Design top, start of the top module:
module top#(       
    parameter FIFO_DEPTH = 16,
    parameter DATA_WIDTH = 32,
    parameter START_NUMBER = 0    
)(
    input  logic        GCLK,
    input  logic        OTG_RESETN,
    input  logic [DATA_WIDTH-1:0] wdatax,
    input  logic [DATA_WIDTH-1:0] wdatay,
    input  logic        validx,
    input  logic        validy,
    input  logic [DATA_WIDTH-1:0] kx_u,
    input  logic [DATA_WIDTH-1:0] bx_u,
    input  logic [DATA_WIDTH-1:0] kx_c,
    input  logic [DATA_WIDTH-1:0] bx_c,
    input  logic [DATA_WIDTH-1:0] ky_u,
    input  logic [DATA_WIDTH-1:0] by_u,
    input  logic [DATA_WIDTH-1:0] ky_c,
    input  logic [DATA_WIDTH-1:0] by_c,
    output logic        sel_1_0,
    output logic        sel_1_1,
    output logic        sel_2_0,
    output logic        sel_2_1,
    output logic        AS2_r,
    output  logic       wready,
    output logic        JB1,
    output logic        JB2,
    output logic        JB3,
    output logic        JB4,
    output logic        JB7,
    output logic        JB8,
    output logic        JB9,
    output logic        JB10,
    output logic        JA1,
    output logic        JA2,
    output logic        JA3,
    output logic        JA4,
    output logic        JA7,
    output logic        JA8,
    output logic        JA9,
    output logic        JA10,
    output logic        JC1_N,
    output logic        JC1_P,
        input logic        JC2_N,
    output logic        JC2_P,
    output logic        JC3_P
);
Size: ~10000 cells after synthesis, ~100000 um2 of cells after synthesis.
clock: 5.29 ns
lec_check: 0
cap_margin: 5
core_margin: 2
core_utilization: 72
cts_cluster_diameter: 135
setup_slack_margin: 1.53
slew_margin: 20
run.sh (not shown) runs the stock make flow with config.mk's settings and CLKGATE_MAP_FILE=.
The starting point produced a layout that fails on setup timing.
Change:
- ABC_AREA: not set -> 1
- CAP_MARGIN: 5 -> 20
- CTS_CLUSTER_DIAMETER: 135 -> not set
- PLACE_DENSITY_LB_ADDON: not set -> 0.28
- SETUP_SLACK_MARGIN: 1.53 -> 1.37
Outcome: Now the flow ended with an error in 5_1_grt (GRT-0232); die area is higher by 5.2%; area after synthesis is higher by 5.2%; synthesized cell count is higher by 25%.
Change:
- ABC_AREA: 1 -> not set
- CORE_UTILIZATION: 72 -> 40
- PLACE_DENSITY: not set -> 0.6
- PLACE_DENSITY_LB_ADDON: 0.28 -> not set
- SETUP_SLACK_MARGIN: 1.37 -> not set
- clock period: 5.29 -> 10.0 ns (I/O delays scaled with it)
The new run passed the timing, design-rule and antenna checks.
Synthesized cell count fell by about a fifth.
Die size increases by well over a third.
Area after synthesis went down by a few percent.
Change:
- SETUP_SLACK_MARGIN: not set -> 2.58
- clock period: 10.0 -> 9.53 ns (I/O delays scaled with it)
Result: The new run went through all stages and came out clean; non-clock buffer count rises by 163; core utilization rises by 1.5 points; die size does not change; sequential share of layout area falls by 0.63 points; total power rises by a few percent; via count rises slightly; routed wire length rises by a few percent; cell area rises by a few percent; worst setup slack gains 1100 ps; count of clock-buffer cells in the layout falls by 8; maximum frequency rises by about a fifth.

* * *

top again, from the RTL that the note above started with.
// top
module top#(       
    parameter FIFO_DEPTH = 16,
    parameter DATA_WIDTH = 32,
    parameter START_NUMBER = 0    
)(
    input  logic        GCLK,
    input  logic        OTG_RESETN,
    input  logic [DATA_WIDTH-1:0] wdatax,
    input  logic [DATA_WIDTH-1:0] wdatay,
    input  logic        validx,
    input  logic        validy,
    input  logic [DATA_WIDTH-1:0] kx_u,
    input  logic [DATA_WIDTH-1:0] bx_u,
    input  logic [DATA_WIDTH-1:0] kx_c,
    input  logic [DATA_WIDTH-1:0] bx_c,
    input  logic [DATA_WIDTH-1:0] ky_u,
    input  logic [DATA_WIDTH-1:0] by_u,
    input  logic [DATA_WIDTH-1:0] ky_c,
    input  logic [DATA_WIDTH-1:0] by_c,
    output logic        sel_1_0,
    output logic        sel_1_1,
    output logic        sel_2_0,
    output logic        sel_2_1,
    output logic        AS2_r,
    output  logic       wready,
    output logic        JB1,
    output logic        JB2,
    output logic        JB3,
    output logic        JB4,
    output logic        JB7,
    output logic        JB8,
    output logic        JB9,
    output logic        JB10,
    output logic        JA1,
    output logic        JA2,
    output logic        JA3,
    output logic        JA4,
    output logic        JA7,
    output logic        JA8,
    output logic        JA9,
    output logic        JA10,
    output logic        JC1_N,
    output logic        JC1_P,
        input logic        JC2_N,
    output logic        JC2_P,
    output logic        JC3_P
);
clock: 6.52 ns
lec_check: 0
abc_area: 1
cap_margin: 35
core_margin: 2
core_utilization: 72
cts_cluster_diameter: 267
cts_cluster_size: 14
hold_slack_margin: 0.29
min_routing_layer: met1
place_density_lb_addon: 0.15
setup_slack_margin: 1.69
slew_margin: 35
The first run aborted during global routing, error GRT-0232.
==> next run, changes <==
Settings changed: ABC_AREA 1 to default, CAP_MARGIN 35 to 20, CTS_CLUSTER_DIAMETER 267 to default, HOLD_SLACK_MARGIN 0.29 to default, MIN_ROUTING_LAYER met1 to default, PLACE_DENSITY_LB_ADDON 0.15 to 0.28, SETUP_SLACK_MARGIN 1.69 to -0.4, SLEW_MARGIN 35 to 20.
Clock period 6.52 ns to 5.29 ns, I/O delays scaled along.
=> The changed run produced a layout that fails on negative setup slack; synthesized area decreases by about 5%; die size decreases by 4.9%; synthesized cell count decreases by 20%.
==> next run, changes <==
Settings changed: ABC_AREA from default to 1, CTS_CLUSTER_SIZE 14 to default, SETUP_SLACK_MARGIN -0.4 to -0.31.
Result:
- The changed run ended with an error in global routing, error GRT-0232
- synthesized cell count increases by 25%
- die size came out higher by 5.2%
- area after synthesis increases by 5.2%
==> next run, changes <==
Settings changed: ABC_AREA 1 to default, CTS_CLUSTER_DIAMETER from default to 31, SETUP_SLACK_MARGIN -0.31 to 1.37.
Effect:
- The new run completed, yet does not pass: negative setup slack
- die area shrinks by 4.9%
- synthesized area shrinks by 5.0%
- synthesized cell count shrinks by 20%
==> next run, changes <==
Settings changed: CORE_UTILIZATION 72 to 40, CTS_CLUSTER_DIAMETER 31 to default, PLACE_DENSITY from default to 0.6, PLACE_DENSITY_LB_ADDON 0.28 to default, SETUP_SLACK_MARGIN 1.37 to default.
Clock period 5.29 ns to 12.8 ns, I/O delays scaled along.
After rerunning:
- The changed run finished with timing, DRC and antenna clean
- global-route usage falls by 24 points
- setup slack is better by 6.4 ns
- core utilization shrinks by 44 points
- design area decreases by 8.6%
- combinational power came out lower by 70%
- first-iteration DRC count is lower by 63%
- synthesized area does not change
- worst hold slack gets better by 0.31 ns
- power falls by 67%

* * *

== exp/lagoon ==
top again, from the RTL that the note above started with.
==> flow/design.v (excerpt) <==
module top#(       
    parameter FIFO_DEPTH = 16,
    parameter DATA_WIDTH = 32,
    parameter START_NUMBER = 0    
)(
    input  logic        GCLK,
    input  logic        OTG_RESETN,
    input  logic [DATA_WIDTH-1:0] wdatax,
    input  logic [DATA_WIDTH-1:0] wdatay,
    input  logic        validx,
    input  logic        validy,
    input  logic [DATA_WIDTH-1:0] kx_u,
    input  logic [DATA_WIDTH-1:0] bx_u,
    input  logic [DATA_WIDTH-1:0] kx_c,
    input  logic [DATA_WIDTH-1:0] bx_c,
    input  logic [DATA_WIDTH-1:0] ky_u,
    input  logic [DATA_WIDTH-1:0] by_u,
    input  logic [DATA_WIDTH-1:0] ky_c,
    input  logic [DATA_WIDTH-1:0] by_c,
    output logic        sel_1_0,
    output logic        sel_1_1,
    output logic        sel_2_0,
    output logic        sel_2_1,
    output logic        AS2_r,
    output  logic       wready,
    output logic        JB1,
    output logic        JB2,
    output logic        JB3,
    output logic        JB4,
    output logic        JB7,
    output logic        JB8,
    output logic        JB9,
    output logic        JB10,
    output logic        JA1,
    output logic        JA2,
    output logic        JA3,
    output logic        JA4,
    output logic        JA7,
    output logic        JA8,
    output logic        JA9,
    output logic        JA10,
    output logic        JC1_N,
    output logic        JC1_P,
        input logic        JC2_N,
    output logic        JC2_P,
    output logic        JC3_P
);
 assign JC1_P = 1'b0;
 logic [31:0]  in_data;
 logic  in_valid;
 logic in_ready;
    logic                  u_ready;
    logic                  u_valid;
    logic [DATA_WIDTH-1:0] u_data;
    logic                  c_ready;
    logic                  c_valid;
    logic [DATA_WIDTH-1:0] c_data;  
    logic [DATA_WIDTH-1:0] k_u;
    logic [DATA_WIDTH-1:0] b_u;
    logic [DATA_WIDTH-1:0] k_c;
    logic [DATA_WIDTH-1:0] b_c;
    logic [DATA_WIDTH-1:0] wdata;
    logic  wvalid;
    logic  store_valid;
    logic  done; 
always_ff @(posedge GCLK or negedge OTG_RESETN) begin
    if (!OTG_RESETN) begin
        store_valid <= 1'b0;
        done<= 1'b0;
    end else begin
        if (validx && validy) begin
  ...
clock: 17.0 ns
lec_check: 0
cap_margin: 25
cell_pad_in_sites_detail_placement: 1
cell_pad_in_sites_global_placement: 1
core_aspect_ratio: 0.74
core_margin: 6
core_utilization: 40
cts_cluster_size: 25
gpl_timing_driven: 1
max_routing_layer: met4
min_routing_layer: met2
place_density_lb_addon: 0.04
slew_margin: 5
tns_end_percent: 65
exp/lagoon | stages: all done | timing, DRC, antenna: all pass
Here is what was changed in the inputs of exp/sierra compared with exp/lagoon.
Settings: CAP_MARGIN now 40, was 25; CTS_CLUSTER_SIZE no longer set, was 25; GPL_TIMING_DRIVEN no longer set, was 1; MIN_ROUTING_LAYER no longer set, was met2; CORE_ASPECT_RATIO no longer set, was 0.74; MAX_ROUTING_LAYER no longer set, was met4; TNS_END_PERCENT no longer set, was 65; PLACE_DENSITY_LB_ADDON no longer set, was 0.04; CORE_MARGIN now 2, was 6; SLEW_MARGIN now 20, was 5; PLACE_DENSITY now 0.6, previously not set; the clock period (ns, I/O delays scaled along) now 10.0, was 17.0.
Notes after the runs:
- Between exp/sierra and exp/lagoon, the difference in area occupied by registers is negligible.
- Compared with exp/lagoon, in exp/sierra half-perimeter wire length after placement dropped 11000 um, required time of the critical path moved down.
- Sort exp/sierra and exp/lagoon by proportion of power drawn by combinational gates, descending, and exp/lagoon comes first.
- In exp/sierra, the wire length of the first global-routing pass came out about 7.5% below the value in exp/lagoon.
- Compared with exp/lagoon, exp/sierra supports a higher clock frequency.
- | setup slack | exp/sierra vs exp/lagoon | worse |
- Re part of the cycle the worst path needs: exp/sierra and exp/lagoon aren't equal, and the lower value belongs to exp/lagoon.
- exp/sierra has power above what exp/lagoon had.
- Diff exp/lagoon -> exp/sierra: static leakage power shows an increase of 0.51 nW, buffer-and-inverter tally for the worst setup path increased 1.
Here is what was changed in the inputs of exp/harbor compared with exp/sierra.
Settings: swapping 40 for 20 in CAP_MARGIN; clearing CELL_PAD_IN_SITES_DETAIL_PLACEMENT, which used to be 1; clearing CELL_PAD_IN_SITES_GLOBAL_PLACEMENT, which used to be 1; swapping 40 for 72 in CORE_UTILIZATION; swapping 0.6 for 0.71 in PLACE_DENSITY; swapping 10.0 for 7.68 in the clock period (ns, I/O delays scaled along).
Findings:
exp/harbor ran in full, but the layout does not pass; the checks complain about negative setup slack.
exp/sierra → exp/harbor: tap cell count moved down, cell count moved down, total wire length moved down, biggest fanout along the worst timing path moved down.
Comparing met3 wire length for exp/sierra and exp/harbor, the bigger number came from exp/harbor.
When exp/harbor is measured against exp/sierra, its final number of setup-violating endpoints turns out 10 higher.
When exp/harbor is set beside exp/sierra, its total routing resource utilization after global routing turns out to be 15 points larger.
There was hardly any difference in clock-pin transition on the worst setup and hold timing paths between exp/sierra and exp/harbor.
[compare] base=exp/sierra new=exp/harbor: end-of-flow core utilization picked up an extra 36 points; part of the total power dissipated in sequential elements +0.6 points.
The inputs of exp/tundra differ from those of exp/harbor as listed below.
Settings: a change of PLACE_DENSITY from 0.71 to 0.6; a change of CORE_UTILIZATION from 72 to 60; a change of the clock period (ns, I/O delays scaled along) from 7.68 to 4.98.
- exp/tundra vs exp/harbor: routed length on met1 up by more than 10%
- Comparing exp/harbor with exp/tundra, the worst stage delay on the critical path came out essentially unchanged.
- Power delta for exp/tundra relative to exp/harbor: about 60% higher
- The runs compared here, exp/harbor and exp/tundra, all ended either early or with open violations.
- exp/harbor: flow complete, layout not clean; failing: negative setup slack
- Completing all stages was not enough for exp/tundra: its layout failed the final checks because of negative setup slack.
- Compared exp/tundra vs exp/harbor, and buffering overhead is up in exp/tundra.
- Looking at detailed route wirelength on metal2, exp/tundra sits 4.8% above exp/harbor.
- Going from exp/harbor to exp/tundra, post-placement cell count +784, power share of the clock group moved up, clock power has increased, sum of routed wire length over all layers now larger.
No activity file was given, so power comes from the tool's default toggle rates.
